## design/flow/design.v

```verilog
module alu (input signed [31:0] in1, input signed [31:0] in2, input [3:0] opCode, input [4:0] shiftAmt, output signed [31:0] result);
	assign result = opCode == 0 ? in1 + in2 :
			opCode == 1 ? in1 - in2 :
			opCode == 2 ? in1 & in2 :
			opCode == 3 ? in1 | in2 :
			opCode == 4 ? in1 << shiftAmt :
			opCode == 5 ? in1 >> shiftAmt :
			opCode == 6 ? in1 >>> shiftAmt :
			opCode == 7 ? in1 > in2 ? 1 : 0 :
			opCode == 8 ? in1 < in2 ? 1 : 0 : 0;
endmodule
module mux (input selCh, input [31:0] inCh0, input [31:0] inCh1, output [31:0] selData);
	assign selData = selCh == 0 ? inCh0 :
			  selCh == 1 ? inCh1 : 0;
endmodule
module registerFile (input wrEnable, input [4:0] wrReg, input [31:0] wrData, input [4:0] rdReg1, output [31:0] rdData1, input [4:0] rdReg2, output [31:0] rdData2, input clk);
	reg [31:0] regFile [31:0];
	assign rdData1 = regFile[rdReg1];
	assign rdData2 = regFile[rdReg2];
	always @(posedge clk) begin if (wrEnable) begin regFile[wrReg] <= wrData; end end
endmodule
module project (input wrEnable, input [4:0] wrReg, input [4:0] rdReg1, input [4:0] rdReg2, input clk, input [3:0] opCode, input [4:0] shiftAmt, output signed [31:0] result, input selCh, input [31:0] selData);
	wire [31:0] selected;
	wire signed [31:0] rdData1;
	wire signed [31:0] rdData2;
	registerFile regFile1 (wrEnable, wrReg, selected, rdReg1, rdData1, rdReg2, rdData2, clk);
	alu alu1 (rdData1, rdData2, opCode, shiftAmt, result);
	mux m1 (selCh, selData, result, selected);
endmodule
```

## design/flow/run.sh

```bash
#!/bin/bash
# the make line also repeats each setting of config.mk as NAME=value (left out here)
make -C /OpenROAD-flow-scripts/flow DESIGN_CONFIG=/design/flow/config.mk WORK_HOME=/design/flow/orfs CLKGATE_MAP_FILE= finish
```

## design/flow/config.mk

```make
export PLATFORM = sky130hd
export DESIGN_NAME = project
export DESIGN_NICKNAME = project
export VERILOG_FILES = /design/flow/design.v
export SDC_FILE = /design/flow/constraint.sdc
export NUM_CORES = 4
export LEC_CHECK = 0
export CAP_MARGIN = 20
export CELL_PAD_IN_SITES_DETAIL_PLACEMENT = 0
export CELL_PAD_IN_SITES_GLOBAL_PLACEMENT = 1
export CORE_ASPECT_RATIO = 1.02
export CORE_MARGIN = 2
export CORE_UTILIZATION = 61
export CTS_CLUSTER_SIZE = 35
export HOLD_SLACK_MARGIN = 0.28
export MAX_ROUTING_LAYER = met5
export MIN_ROUTING_LAYER = met1
export PLACE_DENSITY = 0.64
export SETUP_SLACK_MARGIN = 1.62
export SLEW_MARGIN = 0
export TNS_END_PERCENT = 35
```

## design/flow/constraint.sdc

```tcl
create_clock -name core_clock -period 5.62 [get_ports {clk}]
set_input_delay 1.1240 -clock core_clock [delete_from_list [all_inputs] [get_ports {clk}]]
set_output_delay 1.1240 -clock core_clock [all_outputs]
set_load 0.01 [all_outputs]
```

==> impl_metrics.yaml, run 1 <==
# synthesis and place-and-route metrics
run_status:
  run_status: "finished with violations"
  check-failures: "negative setup slack"
drt:
  vias: 51152
  firstDrtPassIters: 23
  routed_wl_mm: 269.7
  ant_nets: 0
  viasPerCell: 8.211
  route.detailed.drc: 0
  wl_per_cell_um: 43.29
  drt_iter0_drc: 11350
layout:
  flop_area_mm2: 0.03075
  logic_area_mm2: 0.02666
  n_fill_cell: 4391
  area_growth_pct: 33.42
  fin_area_mm2: 0.07546
  utilization: 0.8233
  nets: 5100
synth:
  yosys_cells: 3769
  top_area_frac: 0.5437
  area_leaders: "edfxtp_1 54%, mux4_2 18%, mux2i_1 7.3%, a22oi_1 2.4%, ha_1 2.1%"
  simple_gate_share: 0.04916
  synthCells: 3769
  synth_area_leader_cell: "edfxtp_1"
  ys_ff: 1024
  aoi_share: 0.08949
  xor_area_frac: 0.004801
  syn_avg_cell_area_um2: 15.01
  yosysUniqueCellTypes: 89
  ys_chip_area_mm2: 0.05655
  syn_nets: 3926
  fa_ha_area_frac: 0.02195
  synthFlopType: "edfxtp_1"
  yosys_warnings: 1
  common_cells: "1024 x edfxtp_1, 447 x mux4_2, 415 x mux2i_1, 188 x nor2_1, 178 x a22oi_1"
  async_reset_ff_frac: 0
  synthTopLogicFamily: "multiplexers"
  ys_seq_share: 0.5437
  mux_area_frac: 0.2584
  post-synth-top-count-cell: "edfxtp_1"
  netlist_area_mm2: 0.05655
  synth-edff-count: 1024
worst_setup_path:
  critPathSlowestCell: "mux2i_1"
  arrival_ns: 6.51
  worstSetupStartpointType: "primary input"
  crit_buf_inv: 6
  reg2reg_from: "regFile1.regFile[21][3]$_DFFE_PP_"
  r2r_slack_ns: -0.99
  endpoint_kind: "output port"
  crit_start: "rdReg1[2]"
  rr_worst_depth: 33
  timing.rr.end: "regFile1.regFile[2][17]$_DFFE_PP_"
  required_ns: 4.50
  cp_slowest_stage_delay_ns: 0.97
  cp_top_family: "AND-OR/OR-AND gates"
  worstPathCellList: "buf_16 -> buf_4 -> buf_4 -> mux2i_1 -> a22oi_1 -> a31oi_4 -> nand2_2 -> buf_4 -> ha_1 -> nor2b_2 -> a221o_1 -> o2111a_2 -> o21ai_4 -> buf_4 -> a211oi_4 -> o21ai_4 -> a2111oi_4 -> o31ai_2 -> a21oi_4 -> o31ai_4 -> buf_2"
  crit_fanout: 12
  cp_num_cells: 21
  path_class: "primary input to output port"
  endpoint: "result[31]"
  crit_path_frequent_cell: "buf_4"
global_routing:
  grt_max_degree: 61
  grt.total_usage: 0.5368
  grt_overflow: 0
  antenna_found_initial: 16
  grt_pass1_wl_mm: 359.9
  grt_pass1_vias: 49127
timing:
  worst_slack_ns: -2.012
  fmax_mhz: 131.0
  finalCriticalPeriod_ns: 7.632
  worst_slew_pin_slew_ns: 1.235
  fin_crit_sh: 1.358
  hold_viol_final: 0
  rsz0062_at_grt: "true"
  relSlewSlack: 0.1766
  setup_violations: 992
  finalMaxSlewViolations: 0
  skew_ns: 0.05362
  whs_ns: 1.334
power_and_ir_drop:
  comb_power_share: 0.277
  p_per_area_mw_per_mm2: 285.0
  p_seq_mw: 8.69
  p_total_mw: 21.50
  power.internal_mw: 15.00
  power-top-group: "registers"
  comb-power_mw: 5.96
  power.switching_mw: 6.501
  irDropWorstVdd_uv: 347.4
  netSwitchingFraction: 0.3023
  p_seq_frac: 0.404
  leakage_nw: 28.05
  clkPwrFrac: 0.319
  powerClk_mw: 6.85
clock_tree:
  cts_sinks: 1024
  cts_tree: "built"
  cts.htree.levels: 3
  clk_latency_ns: 0.74
  hold_buffers: 0
  clock_path_buffers: 3
  cts_buffers: 100
  path_clk_slew_ns: 0.07
  root_buffer: "clkbuf_16"
hold_path:
  min_to: "regFile1.regFile[2][30]$_DFFE_PP_"
  min_path_cells: 3
  worstHoldPathType: "primary input to flip-flop"
  hp-start: "selData[30]"
placed_design:
  numPortBuffers: 90
  place_area_mm2: 0.06710
  globalplace.congestion: 1.101
  hpwl_mm: 152.0
floorplan:
  fp_util: 0.6171
  die_w_um: 305.5
  io_pins: 91
  die_h_um: 311.5
  die_area_mm2: 0.09516
  core_mm2: 0.09165
  core.rowCount: 112
flow_run:
  drv_cap: 0
  warnings: 96
## layer usage
metal | wire length, um | share of wire | vias to the layer above | track usage
li1 | - | - | 17899 | -
met1 | 78970 | 0.29 | 24086 | 0.6406
met2 | 111800 | 0.41 | 6752 | 0.7785
met3 | 48430 | 0.18 | 2387 | 0.2221
met4 | 30010 | 0.11 | 28 | 0.4090
met5 | 515 | 0.0019 | - | 0.002022
## metrics by stage
| step | cells | TNS [ns] | setup slack [ns] |
|---|---|---|---|
| floorplan | 3769 | -83.86 | -0.6694 |
| global placement | 5807 | -947.18 | -2.586 |
| detailed placement | 5807 | -1038.39 | -2.683 |
| CTS | 6183 | -72.11 | -1.349 |
| global route | 6218 | -461.16 | -1.859 |
| finish | 6230 | -582.54 | -2.012 |
## final cells by class
class / count / area share
diodes: 12 / 0.0003980
well taps: 1197 / 0.01985
repair buffers: 1359 / 0.1718
clock inverters: 58 / 0.007445
multi-input cells: 2359 / 0.3534
inverters: 99 / 0.005107
flip-flops and latches: 1024 / 0.4075
clock buffers: 122 / 0.03454
## repair_timing
| item | 4_1_cts | 5_1_grt |
|---|---|---|
| setup buffers | 161 | 34 |
| resized | 619 | 113 |
| endpoints found under the setup margin | 1056 | 1056 |
| pin swaps | 146 | 81 |
| cloned | 35 | 1 |
==> run 2, diff against run 1 <==
- CELL_PAD_IN_SITES_GLOBAL_PLACEMENT: 1 -> not set
- CORE_ASPECT_RATIO: 1.02 -> not set
- CORE_UTILIZATION: 61 -> 17
- CTS_CLUSTER_SIZE: 35 -> not set
- GPL_TIMING_DRIVEN: not set -> 1
- HOLD_SLACK_MARGIN: 0.28 -> not set
- MAX_ROUTING_LAYER: met5 -> met4
- PLACE_DENSITY: 0.64 -> not set
- PLACE_DENSITY_LB_ADDON: not set -> 0.22
- SETUP_SLACK_MARGIN: 1.62 -> 2.12
- SLEW_MARGIN: 0 -> 35
- TNS_END_PERCENT: 35 -> not set
- clock period: 5.62 -> 15.7 ns (I/O delays scaled with it)
==> impl_metrics.yaml, run 2 <==
# synthesis and place-and-route metrics
power_and_ir_drop:
  comb-power_mw: 1.38
  leakage_nw: 21.72
  power-top-group: "registers"
  irDropWorstVdd_uv: 99.81
  comb_power_share: 0.188
  power.switching_mw: 2.100
  p_seq_mw: 3.11
  powerClk_mw: 2.82
  clkPwrFrac: 0.386
  p_per_area_mw_per_mm2: 108.4
  p_seq_frac: 0.425
  power.internal_mw: 5.210
  p_total_mw: 7.310
  netSwitchingFraction: 0.2873
run_status:
  run_status: "no timing/DRC/antenna violations"
timing:
  relSlewSlack: 0.3210
  worst_slew_pin_slew_ns: 0.9987
  finalCriticalPeriod_ns: 13.15
  finalMaxSlewViolations: 0
  rsz0062_at_grt: "false"
  worst_slack_ns: 2.551
  fin_crit_sh: 0.8375
  hold_viol_final: 0
  skew_ns: 0.06914
  whs_ns: 2.102
  setup_violations: 0
  fmax_mhz: 76.05
  setup_tns_ns: 0
synth:
  yosys_cells: 3769
  ys_seq_share: 0.5437
  aoi_share: 0.08949
  synth_area_leader_cell: "edfxtp_1"
  area_leaders: "edfxtp_1 54%, mux4_2 18%, mux2i_1 7.3%, a22oi_1 2.4%, ha_1 2.1%"
  synthFlopType: "edfxtp_1"
  mux_area_frac: 0.2584
  netlist_area_mm2: 0.05655
  simple_gate_share: 0.04916
  common_cells: "1024 x edfxtp_1, 447 x mux4_2, 415 x mux2i_1, 188 x nor2_1, 178 x a22oi_1"
  syn_avg_cell_area_um2: 15.01
  yosys_warnings: 1
  xor_area_frac: 0.004801
  post-synth-top-count-cell: "edfxtp_1"
  ys_chip_area_mm2: 0.05655
  synthCells: 3769
  top_area_frac: 0.5437
  synthTopLogicFamily: "multiplexers"
  synth-edff-count: 1024
  yosysUniqueCellTypes: 89
  syn_nets: 3926
  async_reset_ff_frac: 0
  fa_ha_area_frac: 0.02195
  ys_ff: 1024
clock_tree:
  cts_sinks: 1024
  path_clk_slew_ns: 0.06
  hold_buffers: 0
  cts_tree: "built"
  cts_buffers: 114
  root_buffer: "clkbuf_16"
  clk_latency_ns: 0.80
  clock_path_buffers: 3
  cts.htree.levels: 3
global_routing:
  grt.total_usage: 0.1467
  grt_overflow: 0
  antenna_found_initial: 13
  grt_max_degree: 99
  grt_pass1_vias: 39106
  grt_pass1_wl_mm: 338.3
placed_design:
  numPortBuffers: 90
  post-place-ws_ns: 1.782
  place_area_mm2: 0.06338
  globalplace.congestion: 0.9253
  placed_cells: 8079
  hpwl_mm: 159.1
hold_path:
  hp-start: "regFile1.regFile[20][0]$_DFFE_PP_"
  min_path_cells: 7
  min_to: "regFile1.regFile[27][0]$_DFFE_PP_"
  worstHoldPathType: "flip-flop to flip-flop"
worst_setup_path:
  crit_fanout: 40
  crit_buf_inv: 5
  crit_start: "rdReg1[1]"
  endpoint: "result[31]"
  worstSetupStartpointType: "primary input"
  cp_num_cells: 20
  cp_slowest_stage_delay_ns: 0.59
  timing.rr.end: "regFile1.regFile[30][31]$_DFFE_PP_"
  r2r_slack_ns: 8.82
  path_class: "primary input to output port"
  reg2reg_from: "regFile1.regFile[14][2]$_DFFE_PP_"
  rr_worst_depth: 17
  endpoint_kind: "output port"
  required_ns: 12.56
  worstPathCellList: "buf_8 -> buf_16 -> nor2b_4 -> buf_4 -> a22oi_1 -> a31oi_1 -> nand3_1 -> ha_1 -> a211oi_1 -> o21ai_0 -> a41oi_1 -> o21bai_1 -> a311o_1 -> a31oi_1 -> o21ai_0 -> a211o_1 -> and3_1 -> o31ai_2 -> buf_4 -> clkdlybuf4s50_1"
  critPathSlowestCell: "buf_4"
  cp_top_family: "AND-OR/OR-AND gates"
  arrival_ns: 10.01
layout:
  fin_cells: 8322
  flop_area_mm2: 0.03075
  n_fill_cell: 35038
  nets: 3992
  fin_area_mm2: 0.06745
  utilization: 0.2039
  area_growth_pct: 19.27
  logic_area_mm2: 0.02444
drt:
  route.detailed.drc: 0
  routed_wl_mm: 247.4
  firstDrtPassIters: 6
  wl_per_cell_um: 29.73
  vias: 38447
  viasPerCell: 4.620
  ant_nets: 0
  drt_iter0_drc: 4009
floorplan:
  core.rowCount: 211
  die_area_mm2: 0.3373
  die_h_um: 580.8
  core_mm2: 0.3308
  io_pins: 91
  die_w_um: 580.8
  fp_util: 0.1710
flow_run:
  drv_cap: 0
  warnings: 91
-- run 2: cell type report --
type                       instances  area share
tap                             4366     0.08099
antenna                           30    0.001113
multi-input combinational       2347      0.3623
timing repair buffer             249     0.03617
clock buffer                     128     0.04307
clock inverter                    79     0.01497
sequential                      1024      0.4559
inverter                          99    0.005509
-- run 2: timing repair --
item                                    CTS  global route
buffers inserted                          3             0
gates resized                             1             4
endpoints found under the setup margin    8             2
pin swaps                                 1             0
endpoints found under the hold margin     0             0
-- run 2: layer usage --
metal / part of all wire / up-vias / global-route usage
met2: 0.45 / 1586 / 0.2239
met3: 0.067 / 274 / 0.02650
met5: 0 / - / -
met4: 0.020 / 0 / 0.03150
li1: - / 15669 / -
met1: 0.46 / 20918 / 0.2017
==> run 3, diff against run 2 <==
- CELL_PAD_IN_SITES_GLOBAL_PLACEMENT: not set -> 0
- CORE_ASPECT_RATIO: not set -> 0.99
- CORE_UTILIZATION: 17 -> 64
- CTS_CLUSTER_SIZE: not set -> 35
- GPL_TIMING_DRIVEN: 1 -> not set
- HOLD_SLACK_MARGIN: not set -> 0.28
- PLACE_DENSITY: not set -> 0.75
- PLACE_DENSITY_LB_ADDON: 0.22 -> not set
- SETUP_SLACK_MARGIN: 2.12 -> -0.14
- SLEW_MARGIN: 35 -> 0
- TNS_END_PERCENT: not set -> 35
- clock period: 15.7 -> 2.72 ns (I/O delays scaled with it)
==> impl_metrics.yaml, run 3 <==
# physical design summary
synth:
  post-synth-top-count-cell: "edfxtp_1"
  simple_gate_share: 0.04916
  ys_chip_area_mm2: 0.05655
  yosys_warnings: 1
  yosysUniqueCellTypes: 89
  synth_area_leader_cell: "edfxtp_1"
  synthCells: 3769
  ys_ff: 1024
  fa_ha_area_frac: 0.02195
  aoi_share: 0.08949
  synthFlopType: "edfxtp_1"
  yosys_cells: 3769
  mux_area_frac: 0.2584
  area_leaders: "edfxtp_1 54%, mux4_2 18%, mux2i_1 7.3%, a22oi_1 2.4%, ha_1 2.1%"
  syn_nets: 3926
  ys_seq_share: 0.5437
  syn_avg_cell_area_um2: 15.01
  synth-edff-count: 1024
  async_reset_ff_frac: 0
  top_area_frac: 0.5437
  xor_area_frac: 0.004801
  netlist_area_mm2: 0.05655
  synthTopLogicFamily: "multiplexers"
  common_cells: "1024 x edfxtp_1, 447 x mux4_2, 415 x mux2i_1, 188 x nor2_1, 178 x a22oi_1"
placed_design:
  globalplace.congestion: 1.166
  place_area_mm2: 0.06952
  placed_cells: 5973
  hpwl_mm: 169.5
  numPortBuffers: 90
floorplan:
  core.rowCount: 108
  fp_util: 0.6459
  die_w_um: 302.8
  die_h_um: 299.8
  core_mm2: 0.08756
  die_area_mm2: 0.09076
  io_pins: 91
clock_tree:
  cts.htree.levels: 3
  cts_buffers: 99
  cts_sinks: 1024
  root_buffer: "clkbuf_16"
  clock_path_buffers: 3
run_status:
  tool.error: "[ERROR GRT-0232] Routing congestion too high. Check the congestion heatmap in the GUI."
  run_status: "aborted with a tool error"
  haltStage: "global routing"
global_routing:
  grt.total_usage: 0.8534
  grt_overflow: 444
run 3: per-layer routing:
layer  GRT usage  overflow
met4      0.7992       166
met3      0.7443        28
met2      0.9443       222
met5           -         -
met1      0.8689        28
run 3: metrics by stage:
stage          worst slack, ns  total power [mW]
2_1_floorplan           -2.424             23.27
3_3_place_gp            -3.736             28.03
3_5_place_dp            -3.938             28.32
4_1_cts                 -3.323             43.58
run 3: timing repair:
action | 4_1_cts
gates resized | 420
pin swaps | 118
buffers inserted | 106
hold buffers | 0
setup endpoints to repair | 1056
gates cloned | 10
==> run 4, diff against run 3 <==
- ABC_AREA: not set -> 0
- CAP_MARGIN: 20 -> 10
- CELL_PAD_IN_SITES_DETAIL_PLACEMENT: 0 -> 1
- CELL_PAD_IN_SITES_GLOBAL_PLACEMENT: 0 -> not set
- CORE_ASPECT_RATIO: 0.99 -> 1.32
- CORE_MARGIN: 2 -> 5
- CORE_UTILIZATION: 64 -> 39
- CTS_CLUSTER_DIAMETER: not set -> 264
- CTS_CLUSTER_SIZE: 35 -> not set
- HOLD_SLACK_MARGIN: 0.28 -> 0.06
- MAX_ROUTING_LAYER: met4 -> met5
- PLACE_DENSITY: 0.75 -> not set
- SETUP_SLACK_MARGIN: -0.14 -> not set
- SLEW_MARGIN: 0 -> 20
- TNS_END_PERCENT: 35 -> 90
- clock period: 2.72 -> 16.5 ns (I/O delays scaled with it)
==> impl_metrics.yaml, run 4 <==
# synthesis and place-and-route metrics
run_status:
  run_status: "no timing/DRC/antenna violations"
synth:
  mux_area_frac: 0.2584
  common_cells: "1024 x edfxtp_1, 447 x mux4_2, 415 x mux2i_1, 188 x nor2_1, 178 x a22oi_1"
  synth_area_leader_cell: "edfxtp_1"
  ys_chip_area_mm2: 0.05655
  syn_avg_cell_area_um2: 15.01
  yosys_warnings: 1
  simple_gate_share: 0.04916
  syn_nets: 3926
  area_leaders: "edfxtp_1 54%, mux4_2 18%, mux2i_1 7.3%, a22oi_1 2.4%, ha_1 2.1%"
  yosys_cells: 3769
  synth-edff-count: 1024
  netlist_area_mm2: 0.05655
  top_area_frac: 0.5437
  synthFlopType: "edfxtp_1"
  fa_ha_area_frac: 0.02195
  synthTopLogicFamily: "multiplexers"
  xor_area_frac: 0.004801
  aoi_share: 0.08949
  synthCells: 3769
  yosysUniqueCellTypes: 89
  async_reset_ff_frac: 0
  post-synth-top-count-cell: "edfxtp_1"
  ys_seq_share: 0.5437
  ys_ff: 1024
layout:
  area_growth_pct: 11.21
  nets: 3943
  fin_cells: 5730
power_and_ir_drop:
  irDropWorstVdd_uv: 90.03
  power.switching_mw: 1.836
  p_seq_mw: 2.96
  power-top-group: "registers"
  powerClk_mw: 2.26
  power.internal_mw: 4.625
  netSwitchingFraction: 0.2842
  p_seq_frac: 0.458
  comb-power_mw: 1.25
  p_per_area_mw_per_mm2: 102.7
  clkPwrFrac: 0.349
  comb_power_share: 0.193
  leakage_nw: 21.12
timing:
  hold_viol_final: 0
  rsz0062_at_grt: "false"
  setup_violations: 0
  finalMaxSlewViolations: 0
  worst_slew_pin_slew_ns: 1.150
  relSlewSlack: 0.2309
  finalCriticalPeriod_ns: 14.93
  setup_tns_ns: 0
  skew_ns: 0.03593
  fmax_mhz: 66.97
  fin_crit_sh: 0.9050
drt:
  route.detailed.drc: 0
  drt_iter0_drc: 4905
  routed_wl_mm: 220.9
  vias: 39386
  wl_per_cell_um: 38.56
  viasPerCell: 6.874
  ant_nets: 0
  firstDrtPassIters: 5
clock_tree:
  cts_buffers: 98
  cts_sinks: 1024
  post_cts_buffers: 0
  clock_path_buffers: 3
  hold_buffers: 0
  cts.htree.levels: 3
  cts_tree: "built"
  cts_resized: 0
  clk_latency_ns: 0.73
  root_buffer: "clkbuf_16"
  path_clk_slew_ns: 0.06
global_routing:
  grt_overflow: 0
  grt_pass1_wl_mm: 309.0
  antenna_found_initial: 9
  grt.total_usage: 0.2830
  grt_pass1_vias: 40502
  grt_max_degree: 97
flow_run:
  warnings: 91
  drv_cap: 0
worst_setup_path:
  critPathSlowestCell: "clkdlybuf4s50_1"
  cp_top_family: "AND-OR/OR-AND gates"
  cp_num_cells: 19
  required_ns: 13.20
  worstPathCellList: "clkdlybuf4s50_1 -> nor2b_4 -> buf_4 -> a22oi_1 -> nand3_1 -> nand4_1 -> inv_1 -> ha_1 -> a211oi_1 -> o21ai_0 -> a41oi_1 -> o21bai_1 -> a311o_1 -> a31oi_1 -> o21ai_0 -> a211o_1 -> and3_1 -> o31ai_1 -> clkdlybuf4s50_1"
  rr_worst_depth: 14
  crit_start: "rdReg1[4]"
  timing.rr.end: "regFile1.regFile[18][31]$_DFFE_PP_"
  r2r_slack_ns: 9.28
  endpoint_kind: "output port"
  reg2reg_from: "regFile1.regFile[23][12]$_DFFE_PP_"
  crit_buf_inv: 4
  endpoint: "result[31]"
  crit_fanout: 25
  cp_slowest_stage_delay_ns: 1.15
  worstSetupStartpointType: "primary input"
  arrival_ns: 11.63
  path_class: "primary input to output port"
floorplan:
  die_h_um: 447.5
  fp_util: 0.3924
  core_mm2: 0.1441
  core.rowCount: 160
  io_pins: 91
  die_w_um: 341.4
  die_area_mm2: 0.1528
placed_design:
  placed_cells: 5549
  hpwl_mm: 139.5
  numPortBuffers: 90
  globalplace.congestion: 1.040
hold_path:
  min_path_cells: 6
  hp-start: "regFile1.regFile[30][0]$_DFFE_PP_"
  min_to: "regFile1.regFile[16][0]$_DFFE_PP_"
  worstHoldPathType: "flip-flop to flip-flop"
run 4: routing by layer:
metal  track usage  wire length [um]
met1        0.3666             84130
met2        0.4638            105000
met3       0.05114             19580
met4        0.1349             12220
met5             0                12
run 4: layout make-up:
class	instances	area, um^2
sequential	1024	30750
antenna	4	10.01
clock buffer	113	2551
tap	1863	2331
inverter	99	371.6
clock inverter	64	596.8
multi-input combinational	2347	24390
timing repair buffer	216	1896
fill	14217	81240
run 4: stage by stage:
step / utilization / instance area (um^2) / total power, mW / setup WS, ns / hold slack, ns
after detailed placement: 0.4143 / 59720 / 4.229 / 1.913 / 1.959
after global routing: 0.4363 / 62890 / 6.662 / 1.329 / 2.080
after global placement: 0.4143 / 59720 / 4.214 / 2.135 / 1.931
after CTS: 0.4362 / 62870 / 6.467 / 1.878 / 1.970
after floorplan: - / 56550 / 3.766 / 4.807 / 1.712
final: 0.4364 / 62900 / 6.461 / 1.568 / 2.015
==> run 5, diff against run 4 <==
- ABC_AREA: 0 -> 1
- CAP_MARGIN: 10 -> 20
- CELL_PAD_IN_SITES_DETAIL_PLACEMENT: 1 -> not set
- CORE_ASPECT_RATIO: 1.32 -> not set
- CORE_MARGIN: 5 -> 2
- CORE_UTILIZATION: 39 -> 72
- CTS_CLUSTER_DIAMETER: 264 -> 372
- CTS_CLUSTER_SIZE: not set -> 98
- HOLD_SLACK_MARGIN: 0.06 -> not set
- MAX_ROUTING_LAYER: met5 -> not set
- MIN_ROUTING_LAYER: met1 -> not set
- PLACE_DENSITY: not set -> 0.39
- SETUP_SLACK_MARGIN: not set -> 1.62
- TNS_END_PERCENT: 90 -> 5
- clock period: 16.5 -> 6.25 ns (I/O delays scaled with it)
==> impl_metrics.yaml, run 5 <==
# physical design summary
placed_design:
  globalplace.congestion: 1.105
  hpwl_mm: 158.3
  numPortBuffers: 90
synth:
  yosys_cells: 7062
  synthCells: 7062
  area_leaders: "edfxtp_1 52%, nand2_1 12%, nand3_1 11%, o21ai_0 5.3%, nor2_1 4.4%"
  yosysUniqueCellTypes: 47
  yosys_warnings: 1
  ys_chip_area_mm2: 0.05941
  synth_area_leader_cell: "edfxtp_1"
  xor_area_frac: 0.003686
  syn_avg_cell_area_um2: 8.412
  common_cells: "1892 x nand2_1, 1310 x nand3_1, 1024 x edfxtp_1, 701 x nor2_1, 632 x o21ai_0"
  mux_area_frac: 0
  synthFlopType: "edfxtp_1"
  fa_ha_area_frac: 0.02089
  simple_gate_share: 0.2853
  post-synth-top-count-cell: "nand2_1"
  ys_ff: 1024
  aoi_share: 0.1115
  synth-edff-count: 1024
  synthTopLogicFamily: "simple AND/OR/NAND/NOR gates"
  syn_nets: 7219
  async_reset_ff_frac: 0
  netlist_area_mm2: 0.05941
  ys_seq_share: 0.5176
  top_area_frac: 0.5176
floorplan:
  die_w_um: 291.3
  fp_util: 0.7258
  die_area_mm2: 0.08483
  die_h_um: 291.3
  core_mm2: 0.08185
  core.rowCount: 105
  io_pins: 91
clock_tree:
  cts_sinks: 1024
  root_buffer: "clkbuf_16"
  cts.htree.levels: 1
  cts_buffers: 14
  clock_path_buffers: 3
run_status:
  haltStage: "global routing"
  run_status: "aborted with a tool error"
  tool.error: "[ERROR GRT-0232] Routing congestion too high. Check the congestion heatmap in the GUI."
global_routing:
  grt_overflow: 31
  grt.total_usage: 0.7923
## run 5: what timing repair did
item,4_1_cts
hold buffers,0
pin swaps,132
endpoints found under the hold margin,0
cloned,43
setup buffers,88
gates resized,417
endpoints found under the setup margin,789
## run 5: stage by stage
stage | worst slack, ns | hold WS (ns) | std cells | area (um^2)
2_1_floorplan | 0.3976 | 1.572 | 7062 | 59750
3_3_place_gp | -0.8218 | 1.842 | 8591 | 67810
3_5_place_dp | -0.9395 | 1.873 | 8592 | 67840
4_1_cts | 0.01769 | 1.403 | 8739 | 71350
## run 5: per-layer routing
layer,overflow,global-route usage
met1,1,0.7972
met4,9,0.7461
met3,16,0.6747
met5,0,0.5088
met2,5,0.9270
==> run 6, diff against run 5 <==
- ABC_AREA: 1 -> not set
- CELL_PAD_IN_SITES_DETAIL_PLACEMENT: not set -> 0
- CELL_PAD_IN_SITES_GLOBAL_PLACEMENT: not set -> 1
- CORE_ASPECT_RATIO: not set -> 1.12
- CORE_UTILIZATION: 72 -> 64
- CTS_CLUSTER_DIAMETER: 372 -> not set
- CTS_CLUSTER_SIZE: 98 -> 35
- HOLD_SLACK_MARGIN: not set -> 0.28
- MAX_ROUTING_LAYER: not set -> met5
- MIN_ROUTING_LAYER: not set -> met1
- PLACE_DENSITY: 0.39 -> 0.65
- SETUP_SLACK_MARGIN: 1.62 -> -0.45
- SLEW_MARGIN: 20 -> 35
- TNS_END_PERCENT: 5 -> 35
- clock period: 6.25 -> 6.7 ns (I/O delays scaled with it)
==> impl_metrics.yaml, run 6 <==
# synthesis and place-and-route metrics
run_status:
  run_status: "finished with violations"
  check-failures: "negative setup slack"
worst_setup_path:
  cp_slowest_stage_delay_ns: 0.65
  cp_num_cells: 24
  crit_start: "rdReg1[2]"
  reg2reg_from: "regFile1.regFile[8][9]$_DFFE_PP_"
  required_ns: 5.36
  rr_worst_depth: 19
  crit_path_frequent_cell: "buf_12"
  r2r_slack_ns: 0.58
  endpoint: "result[27]"
  worstPathCellList: "buf_12 -> buf_12 -> buf_12 -> buf_12 -> buf_4 -> mux2i_1 -> a22oi_2 -> nand3_1 -> nand4_1 -> buf_4 -> inv_1 -> ha_1 -> buf_4 -> o21ai_0 -> nand3_1 -> nor4b_4 -> a311o_2 -> a31oi_4 -> or4b_2 -> nand4_1 -> xor2_2 -> nand2_1 -> o21ai_0 -> clkdlybuf4s15_2"
  arrival_ns: 6.54
  crit_buf_inv: 9
  path_class: "primary input to output port"
  endpoint_kind: "output port"
  critPathSlowestCell: "or4b_2"
  timing.rr.end: "regFile1.regFile[16][31]$_DFFE_PP_"
  cp_top_family: "simple AND/OR/NAND/NOR gates"
  worstSetupStartpointType: "primary input"
  crit_fanout: 27
power_and_ir_drop:
  leakage_nw: 26.31
  p_seq_frac: 0.409
  power-top-group: "registers"
  p_per_area_mw_per_mm2: 246.6
  comb_power_share: 0.260
  clkPwrFrac: 0.330
  p_seq_mw: 7.29
  power.switching_mw: 5.433
  netSwitchingFraction: 0.3049
  powerClk_mw: 5.89
  comb-power_mw: 4.64
  p_total_mw: 17.82
  power.internal_mw: 12.39
  irDropWorstVdd_uv: 294.2
timing:
  worst_slew_pin_slew_ns: 1.334
  rsz0062_at_grt: "true"
  hold_viol_final: 0
  finalMaxSlewViolations: 0
  relSlewSlack: 0.1087
  skew_ns: 0.08145
  whs_ns: 1.575
  fmax_mhz: 126.9
  fin_crit_sh: 1.176
  finalCriticalPeriod_ns: 7.881
  setup_violations: 64
  worst_slack_ns: -1.181
synth:
  yosysUniqueCellTypes: 89
  common_cells: "1024 x edfxtp_1, 447 x mux4_2, 415 x mux2i_1, 188 x nor2_1, 178 x a22oi_1"
  netlist_area_mm2: 0.05655
  area_leaders: "edfxtp_1 54%, mux4_2 18%, mux2i_1 7.3%, a22oi_1 2.4%, ha_1 2.1%"
  yosys_cells: 3769
  syn_nets: 3926
  mux_area_frac: 0.2584
  yosys_warnings: 1
  post-synth-top-count-cell: "edfxtp_1"
  synth-edff-count: 1024
  synthTopLogicFamily: "multiplexers"
  simple_gate_share: 0.04916
  aoi_share: 0.08949
  async_reset_ff_frac: 0
  ys_seq_share: 0.5437
  syn_avg_cell_area_um2: 15.01
  top_area_frac: 0.5437
  synthFlopType: "edfxtp_1"
  ys_ff: 1024
  xor_area_frac: 0.004801
  fa_ha_area_frac: 0.02195
  ys_chip_area_mm2: 0.05655
  synth_area_leader_cell: "edfxtp_1"
  synthCells: 3769
global_routing:
  grt.total_usage: 0.5483
  grt_overflow: 0
  grt_pass1_wl_mm: 349.0
  antenna_found_initial: 17
  grt_max_degree: 61
  grt_pass1_vias: 47880
drt:
  routed_wl_mm: 270.8
  firstDrtPassIters: 22
  vias: 50235
  route.detailed.drc: 0
  ant_nets: 0
  viasPerCell: 8.539
  drt_iter0_drc: 11253
  wl_per_cell_um: 46.04
layout:
  area_growth_pct: 27.73
  n_fill_cell: 4036
  logic_area_mm2: 0.02607
  nets: 4776
  utilization: 0.8244
  flop_area_mm2: 0.03075
clock_tree:
  cts_buffers: 97
  hold_buffers: 0
  root_buffer: "clkbuf_16"
  clk_latency_ns: 0.73
  cts_sinks: 1024
  clock_path_buffers: 3
  cts_tree: "built"
  path_clk_slew_ns: 0.07
  cts.htree.levels: 3
placed_design:
  hpwl_mm: 154.1
  post-place-ws_ns: -1.908
  globalplace.congestion: 1.217
  numPortBuffers: 90
hold_path:
  min_to: "regFile1.regFile[0][0]$_DFFE_PP_"
  hp-start: "selData[0]"
  min_path_cells: 3
  worstHoldPathType: "primary input to flip-flop"
flow_run:
  warnings: 98
  drv_cap: 0
floorplan:
  io_pins: 91
  fp_util: 0.6454
  core_mm2: 0.08763
  core.rowCount: 115
  die_h_um: 318.6
  die_w_um: 284.9
  die_area_mm2: 0.09076
run 6: area by class of cell:
cell class,instances,area share
sequential,1024,0.4257
multi-input combinational,2347,0.3608
timing repair buffer,1050,0.1429
clock buffer,107,0.03412
tap,1170,0.02026
clock inverter,73,0.01060
inverter,99,0.005196
antenna,13,0.0004503
run 6: repair_timing:
action,CTS,global route
gates resized,295,178
setup buffers,50,51
pin swaps,64,73
cloned,9,8
endpoints found under the setup margin,32,32
run 6: per-stage QoR:
stage / TNS [ns] / cell area (um^2) / std cells
floorplan: -19.77 / 56640 / 3769
global placement: -173.21 / 65540 / 5601
detailed placement: -210.86 / 65960 / 5617
CTS: -15.43 / 70800 / 5834
global route: -21.70 / 72220 / 5876
finish: -25.56 / 72240 / 5883
run 6: layer usage:
layer	vias to the layer above	global-route usage	routed length, um
met4	21	0.4403	34420
met1	23415	0.6413	74790
met3	2592	0.2364	51350
met2	6965	0.7910	109600
met5	-	0.009574	701
li1	17242	-	-
==> run 7, diff against run 6 <==
- CELL_PAD_IN_SITES_DETAIL_PLACEMENT: 0 -> not set
- CELL_PAD_IN_SITES_GLOBAL_PLACEMENT: 1 -> not set
- CORE_ASPECT_RATIO: 1.12 -> not set
- CORE_UTILIZATION: 64 -> 61
- CTS_CLUSTER_SIZE: 35 -> 57
- HOLD_SLACK_MARGIN: 0.28 -> not set
- MAX_ROUTING_LAYER: met5 -> met4
- MIN_ROUTING_LAYER: met1 -> not set
- PLACE_DENSITY: 0.65 -> not set
- SETUP_SLACK_MARGIN: -0.45 -> not set
- SLEW_MARGIN: 35 -> 20
- TNS_END_PERCENT: 35 -> not set
- clock period: 6.7 -> 6.88 ns (I/O delays scaled with it)
==> impl_metrics.yaml, run 7 <==
# physical design summary
run_status:
  run_status: "aborted with a tool error"
  haltStage: "global routing"
floorplan:
  core.rowCount: 111
  fp_util: 0.6160
  die_h_um: 308.5
  die_w_um: 308.5
  io_pins: 91
  core_mm2: 0.09180
  die_area_mm2: 0.09516
synth:
  mux_area_frac: 0.2584
  synthTopLogicFamily: "multiplexers"
  syn_avg_cell_area_um2: 15.01
  synthCells: 3769
  ys_seq_share: 0.5437
  netlist_area_mm2: 0.05655
  synth_area_leader_cell: "edfxtp_1"
  common_cells: "1024 x edfxtp_1, 447 x mux4_2, 415 x mux2i_1, 188 x nor2_1, 178 x a22oi_1"
  post-synth-top-count-cell: "edfxtp_1"
  area_leaders: "edfxtp_1 54%, mux4_2 18%, mux2i_1 7.3%, a22oi_1 2.4%, ha_1 2.1%"
  synthFlopType: "edfxtp_1"
  ys_ff: 1024
  xor_area_frac: 0.004801
  fa_ha_area_frac: 0.02195
  aoi_share: 0.08949
  ys_chip_area_mm2: 0.05655
  yosys_cells: 3769
  simple_gate_share: 0.04916
  yosys_warnings: 1
  syn_nets: 3926
  synth-edff-count: 1024
  top_area_frac: 0.5437
  async_reset_ff_frac: 0
  yosysUniqueCellTypes: 89
placed_design:
  numPortBuffers: 90
  hpwl_mm: 154.1
  globalplace.congestion: 1.100
clock_tree:
  cts.htree.levels: 3
  clock_path_buffers: 3
  cts_sinks: 1024
  root_buffer: "clkbuf_16"
  cts_buffers: 99
==> run 7: metrics by stage <==
stage                 util  worst slack [ns]  area (um^2)  cells  setup TNS, ns
floorplan                -          -0.04772        57020   3769       -0.04772
global placement    0.7096            -1.751        65140   5638        -142.65
detailed placement  0.7101            -1.843        65190   5640        -177.50
CTS                 0.7879           -0.5775        72330   5962         -11.86
==> run 7: repair_timing <==
| action | 4_1_cts |
|---|---|
| pin swaps | 141 |
| hold buffers | 0 |
| cloned | 24 |
| buffers inserted | 113 |
| endpoints found under the setup margin | 96 |
| gates resized | 587 |
==> run 8, diff against run 7 <==
- CELL_PAD_IN_SITES_DETAIL_PLACEMENT: not set -> 0
- CELL_PAD_IN_SITES_GLOBAL_PLACEMENT: not set -> 3
- CORE_ASPECT_RATIO: not set -> 0.66
- CORE_UTILIZATION: 61 -> 34
- CTS_CLUSTER_SIZE: 57 -> 35
- HOLD_SLACK_MARGIN: not set -> 0.3
- MAX_ROUTING_LAYER: met4 -> met5
- MIN_ROUTING_LAYER: not set -> met1
- PLACE_DENSITY_LB_ADDON: not set -> 0.29
- SETUP_SLACK_MARGIN: not set -> 0.96
- SLEW_MARGIN: 20 -> 0
- TNS_END_PERCENT: not set -> 35
- clock period: 6.88 -> 7.17 ns (I/O delays scaled with it)
==> impl_metrics.yaml, run 8 <==
# synthesis and place-and-route metrics
timing:
  finalMaxSlewViolations: 0
  fin_crit_sh: 1.092
  hold_viol_final: 0
  setup_violations: 18
  finalCriticalPeriod_ns: 7.830
  skew_ns: 0.04184
  rsz0062_at_grt: "true"
  fmax_mhz: 127.7
  worst_slack_ns: -0.6598
  relSlewSlack: 0.2003
  worst_slew_pin_slew_ns: 1.199
clock_tree:
  cts.htree.levels: 3
  hold_buffers: 0
  cts_tree: "built"
  clk_latency_ns: 0.72
  cts_buffers: 100
  root_buffer: "clkbuf_16"
  cts_sinks: 1024
  clock_path_buffers: 3
  path_clk_slew_ns: 0.06
worst_setup_path:
  required_ns: 5.74
  r2r_slack_ns: 1.34
  endpoint_kind: "output port"
  worstPathCellList: "buf_16 -> buf_12 -> buf_16 -> buf_12 -> mux4_2 -> mux4_2 -> mux2i_2 -> buf_6 -> inv_4 -> ha_4 -> or4_4 -> a41oi_4 -> o21bai_4 -> a311o_2 -> buf_6 -> a31oi_4 -> o21ai_1 -> a211o_1 -> and3_4 -> o31ai_4 -> buf_12 -> buf_6"
  worstSetupStartpointType: "primary input"
  arrival_ns: 6.40
  timing.rr.end: "regFile1.regFile[3][31]$_DFFE_PP_"
  cp_top_family: "AND-OR/OR-AND gates"
  rr_worst_depth: 23
  crit_buf_inv: 9
  path_class: "primary input to output port"
  endpoint: "result[31]"
  cp_num_cells: 22
  crit_fanout: 6
  cp_slowest_stage_delay_ns: 0.56
  crit_start: "rdReg2[0]"
  reg2reg_from: "regFile1.regFile[31][6]$_DFFE_PP_"
  critPathSlowestCell: "or4_4"
flow_run:
  warnings: 94
  drv_cap: 0
synth:
  area_leaders: "edfxtp_1 54%, mux4_2 18%, mux2i_1 7.3%, a22oi_1 2.4%, ha_1 2.1%"
  yosys_warnings: 1
  synthCells: 3769
  aoi_share: 0.08949
  simple_gate_share: 0.04916
  synthTopLogicFamily: "multiplexers"
  synth_area_leader_cell: "edfxtp_1"
  yosysUniqueCellTypes: 89
  ys_ff: 1024
  syn_avg_cell_area_um2: 15.01
  synthFlopType: "edfxtp_1"
  mux_area_frac: 0.2584
  async_reset_ff_frac: 0
  syn_nets: 3926
  yosys_cells: 3769
  ys_chip_area_mm2: 0.05655
  common_cells: "1024 x edfxtp_1, 447 x mux4_2, 415 x mux2i_1, 188 x nor2_1, 178 x a22oi_1"
  fa_ha_area_frac: 0.02195
  post-synth-top-count-cell: "edfxtp_1"
  ys_seq_share: 0.5437
  top_area_frac: 0.5437
  synth-edff-count: 1024
  netlist_area_mm2: 0.05655
  xor_area_frac: 0.004801
drt:
  viasPerCell: 6.020
  firstDrtPassIters: 6
  routed-wl-met3_mm: 23.27
  drt_iter0_drc: 5868
  wl_per_cell_um: 35.16
  vias: 42649
  ant_nets: 0
  route.detailed.drc: 0
  met1Wirelength_mm: 111.7
  topRoutingLayerUsed: "met5"
  wl_met2_mm: 107.2
  routed_wl_mm: 249.1
power_and_ir_drop:
  clkPwrFrac: 0.318
  leakage_nw: 27.50
  comb-power_mw: 4.70
  power.internal_mw: 11.97
  p_total_mw: 16.86
  power.switching_mw: 4.888
  p_seq_mw: 6.80
  irDropWorstVdd_uv: 176.3
  netSwitchingFraction: 0.2899
  power-top-group: "registers"
  powerClk_mw: 5.37
  p_seq_frac: 0.403
  comb_power_share: 0.279
  p_per_area_mw_per_mm2: 222.4
layout:
  area_growth_pct: 34.05
  n_fill_cell: 14589
  fin_cells: 7084
  fin_area_mm2: 0.07581
  nets: 4944
floorplan:
  die_area_mm2: 0.1697
  core.rowCount: 121
  die_w_um: 506.0
  io_pins: 91
  core_mm2: 0.1650
  die_h_um: 335.3
  fp_util: 0.3427
placed_design:
  place_area_mm2: 0.06739
  numPortBuffers: 90
  hpwl_mm: 169.5
  globalplace.congestion: 0.9937
  placed_cells: 6674
run_status:
  run_status: "finished with violations"
  check-failures: "negative setup slack"
hold_path:
  hp-start: "selData[11]"
  min_path_cells: 4
  worstHoldPathType: "primary input to flip-flop"
  min_to: "regFile1.regFile[2][11]$_DFFE_PP_"
global_routing:
  grt_max_degree: 61
  grt.total_usage: 0.2865
  grt_overflow: 0
  antenna_found_initial: 8
  grt_pass1_vias: 41467
  grt_pass1_wl_mm: 340.4
## run 8: layer usage
metal | vias up | global-route usage
met3 | 327 | 0.05767
met5 | - | 0
met4 | 6 | 0.06662
li1 | 17596 | -
met1 | 22429 | 0.4317
met2 | 2291 | 0.4226
## run 8: final cells by class
class	count	area [um^2]	share of cell area
Timing Repair Buffer	1215	12390	0.1634
Multi-Input combinational cell	2347	26260	0.3463
Antenna cell	3	7.507	0.00009902
Sequential cell	1024	30750	0.4056
Clock inverter	60	600.6	0.007922
Clock buffer	122	2649	0.03494
Inverter	99	391.6	0.005166
Tap cell	2214	2770	0.03654
## run 8: repair_timing
item,4_1_cts,5_1_grt
setup buffers,140,45
gates cloned,30,9
endpoints found under the setup margin,640,288
pin swaps,128,88
gates resized,511,148
## run 8: per-stage QoR
stage | hold WS (ns) | utilization | setup TNS (ns) | setup WS [ns]
global route | 1.638 | 0.4594 | -8.608 | -0.7469
global placement | 1.949 | 0.4084 | -209.74 | -2.529
finish | 1.638 | 0.4594 | -6.365 | -0.6598
floorplan | 1.726 | - | 0 | 0.2606
CTS | 1.589 | 0.4519 | -6.106 | -0.6107
detailed placement | 1.965 | 0.4084 | -194.68 | -2.407
==> run 9, diff against run 8 <==
- CELL_PAD_IN_SITES_DETAIL_PLACEMENT: 0 -> not set
- CELL_PAD_IN_SITES_GLOBAL_PLACEMENT: 3 -> not set
- CORE_ASPECT_RATIO: 0.66 -> not set
- CORE_UTILIZATION: 34 -> 45
- CTS_CLUSTER_SIZE: 35 -> not set
- HOLD_SLACK_MARGIN: 0.3 -> not set
- MAX_ROUTING_LAYER: met5 -> not set
- MIN_ROUTING_LAYER: met1 -> not set
- PLACE_DENSITY_LB_ADDON: 0.29 -> not set
- SETUP_SLACK_MARGIN: 0.96 -> not set
- SLEW_MARGIN: 0 -> 20
- TNS_END_PERCENT: 35 -> not set
- clock period: 7.17 -> 5.59 ns (I/O delays scaled with it)
==> impl_metrics.yaml, run 9 <==
# synthesis and place-and-route metrics
power_and_ir_drop:
  p_per_area_mw_per_mm2: 283.7
  powerClk_mw: 7.33
  leakage_nw: 28.56
  p_seq_frac: 0.401
  clkPwrFrac: 0.337
  comb_power_share: 0.262
  power-top-group: "registers"
  comb-power_mw: 5.71
  netSwitchingFraction: 0.2809
  power.switching_mw: 6.110
  irDropWorstVdd_uv: 256.0
  p_seq_mw: 8.72
  power.internal_mw: 15.64
global_routing:
  grt_pass1_wl_mm: 314.5
  grt_pass1_vias: 43066
  antenna_found_initial: 2
  grt_overflow: 0
  grt_max_degree: 61
  grt.total_usage: 0.3478
timing:
  setup_tns_ns: -63.13
  rsz0062_at_grt: "true"
  fmax_mhz: 144.2
  fin_crit_sh: 1.241
  worst_slew_pin_slew_ns: 1.182
  finalMaxSlewViolations: 0
  skew_ns: 0.06688
  worst_slack_ns: -1.345
  hold_viol_final: 0
  relSlewSlack: 0.2102
  setup_violations: 174
  finalCriticalPeriod_ns: 6.935
synth:
  synthTopLogicFamily: "multiplexers"
  fa_ha_area_frac: 0.02195
  yosys_warnings: 1
  post-synth-top-count-cell: "edfxtp_1"
  ys_chip_area_mm2: 0.05655
  ys_ff: 1024
  xor_area_frac: 0.004801
  ys_seq_share: 0.5437
  area_leaders: "edfxtp_1 54%, mux4_2 18%, mux2i_1 7.3%, a22oi_1 2.4%, ha_1 2.1%"
  aoi_share: 0.08949
  simple_gate_share: 0.04916
  synth_area_leader_cell: "edfxtp_1"
  common_cells: "1024 x edfxtp_1, 447 x mux4_2, 415 x mux2i_1, 188 x nor2_1, 178 x a22oi_1"
  syn_avg_cell_area_um2: 15.01
  netlist_area_mm2: 0.05655
  yosys_cells: 3769
  async_reset_ff_frac: 0
  yosysUniqueCellTypes: 89
  synth-edff-count: 1024
  mux_area_frac: 0.2584
  syn_nets: 3926
  synthFlopType: "edfxtp_1"
  top_area_frac: 0.5437
  synthCells: 3769
drt:
  drt_iter0_drc: 5732
  routed_wl_mm: 227.9
  firstDrtPassIters: 6
  route.detailed.drc: 0
  viasPerCell: 6.528
  wl_per_cell_um: 33.69
  vias: 44159
  ant_nets: 0
floorplan:
  die_w_um: 358.5
  die_area_mm2: 0.1285
  die_h_um: 358.5
  io_pins: 91
  fp_util: 0.4515
  core.rowCount: 130
  core_mm2: 0.1252
clock_tree:
  clock_path_buffers: 3
  cts_buffers: 106
  cts_sinks: 1024
  cts_tree: "built"
  root_buffer: "clkbuf_16"
  cts.htree.levels: 3
  path_clk_slew_ns: 0.06
  clk_latency_ns: 0.75
flow_run:
  drv_cap: 0
  warnings: 94
worst_setup_path:
  path_class: "primary input to output port"
  critPathSlowestCell: "or4_4"
  crit_start: "rdReg2[0]"
  cp_top_family: "simple AND/OR/NAND/NOR gates"
  endpoint: "result[0]"
  rr_worst_depth: 34
  r2r_slack_ns: -0.55
  cp_slowest_stage_delay_ns: 0.59
  reg2reg_from: "regFile1.regFile[25][4]$_DFFE_PP_"
  worstPathCellList: "buf_16 -> buf_12 -> buf_16 -> buf_16 -> buf_6 -> mux4_2 -> mux4_2 -> mux2i_4 -> ha_4 -> or4_4 -> nor4_4 -> nand3_2 -> nor3_4 -> nor4_4 -> a21oi_1 -> and2_4 -> o31ai_4 -> a221oi_4 -> nor2_1 -> buf_2"
  timing.rr.end: "regFile1.regFile[29][19]$_DFFE_PP_"
  required_ns: 4.47
  arrival_ns: 5.82
  crit_path_frequent_cell: "buf_16"
  endpoint_kind: "output port"
  crit_fanout: 8
  cp_num_cells: 20
  worstSetupStartpointType: "primary input"
  crit_buf_inv: 6
placed_design:
  placed_cells: 6386
  place_area_mm2: 0.06911
  globalplace.congestion: 1.062
  numPortBuffers: 90
  hpwl_mm: 157.9
layout:
  nets: 5186
  area_growth_pct: 35.60
  n_fill_cell: 9433
  fin_cells: 6765
  utilization: 0.6123
  fin_area_mm2: 0.07669
hold_path:
  worstHoldPathType: "primary input to flip-flop"
  min_path_cells: 4
  min_to: "regFile1.regFile[8][11]$_DFFE_PP_"
  hp-start: "selData[11]"
run_status:
  run_status: "finished with violations"
  check-failures: "negative setup slack"
[run 9: layout make-up]
cell class,instances,area [um^2],area share
Clock inverter,63,769.5,0.01003
Sequential cell,1024,30750,0.4010
Clock buffer,130,2806,0.03660
Timing Repair Buffer,1451,13740,0.1791
Inverter,99,382.9,0.004993
Antenna cell,1,2.502,0.00003263
Multi-Input combinational cell,2347,26170,0.3413
Tap cell,1650,2064,0.02692
[run 9: per-stage QoR]
step / total power [mW] / hold WS [ns] / setup slack [ns]
final: 21.75 / 1.295 / -1.345
after detailed placement: 13.68 / 1.966 / -2.703
after global routing: 22.33 / 1.310 / -1.431
after global placement: 13.67 / 2.003 / -2.607
after CTS: 21.34 / 1.262 / -1.256
after floorplan: 11.23 / 1.498 / -0.6874
[run 9: metal layers]
metal / GRT usage / up-vias / share of wire
met1: 0.4805 / 22840 / 0.39
met3: 0.07990 / 472 / 0.11
li1: - / 18043 / -
met5: 0 / - / 0.000053
met2: 0.5429 / 2802 / 0.46
met4: 0.1237 / 2 / 0.040
[run 9: what timing repair did]
item | in CTS | in global routing
gates resized | 408 | 205
gates cloned | 10 | 6
pin swaps | 104 | 98
endpoints found under the setup margin | 736 | 268
hold buffers | 0 | 0
buffers inserted | 103 | 75
Power and IR drop assume default switching activity.
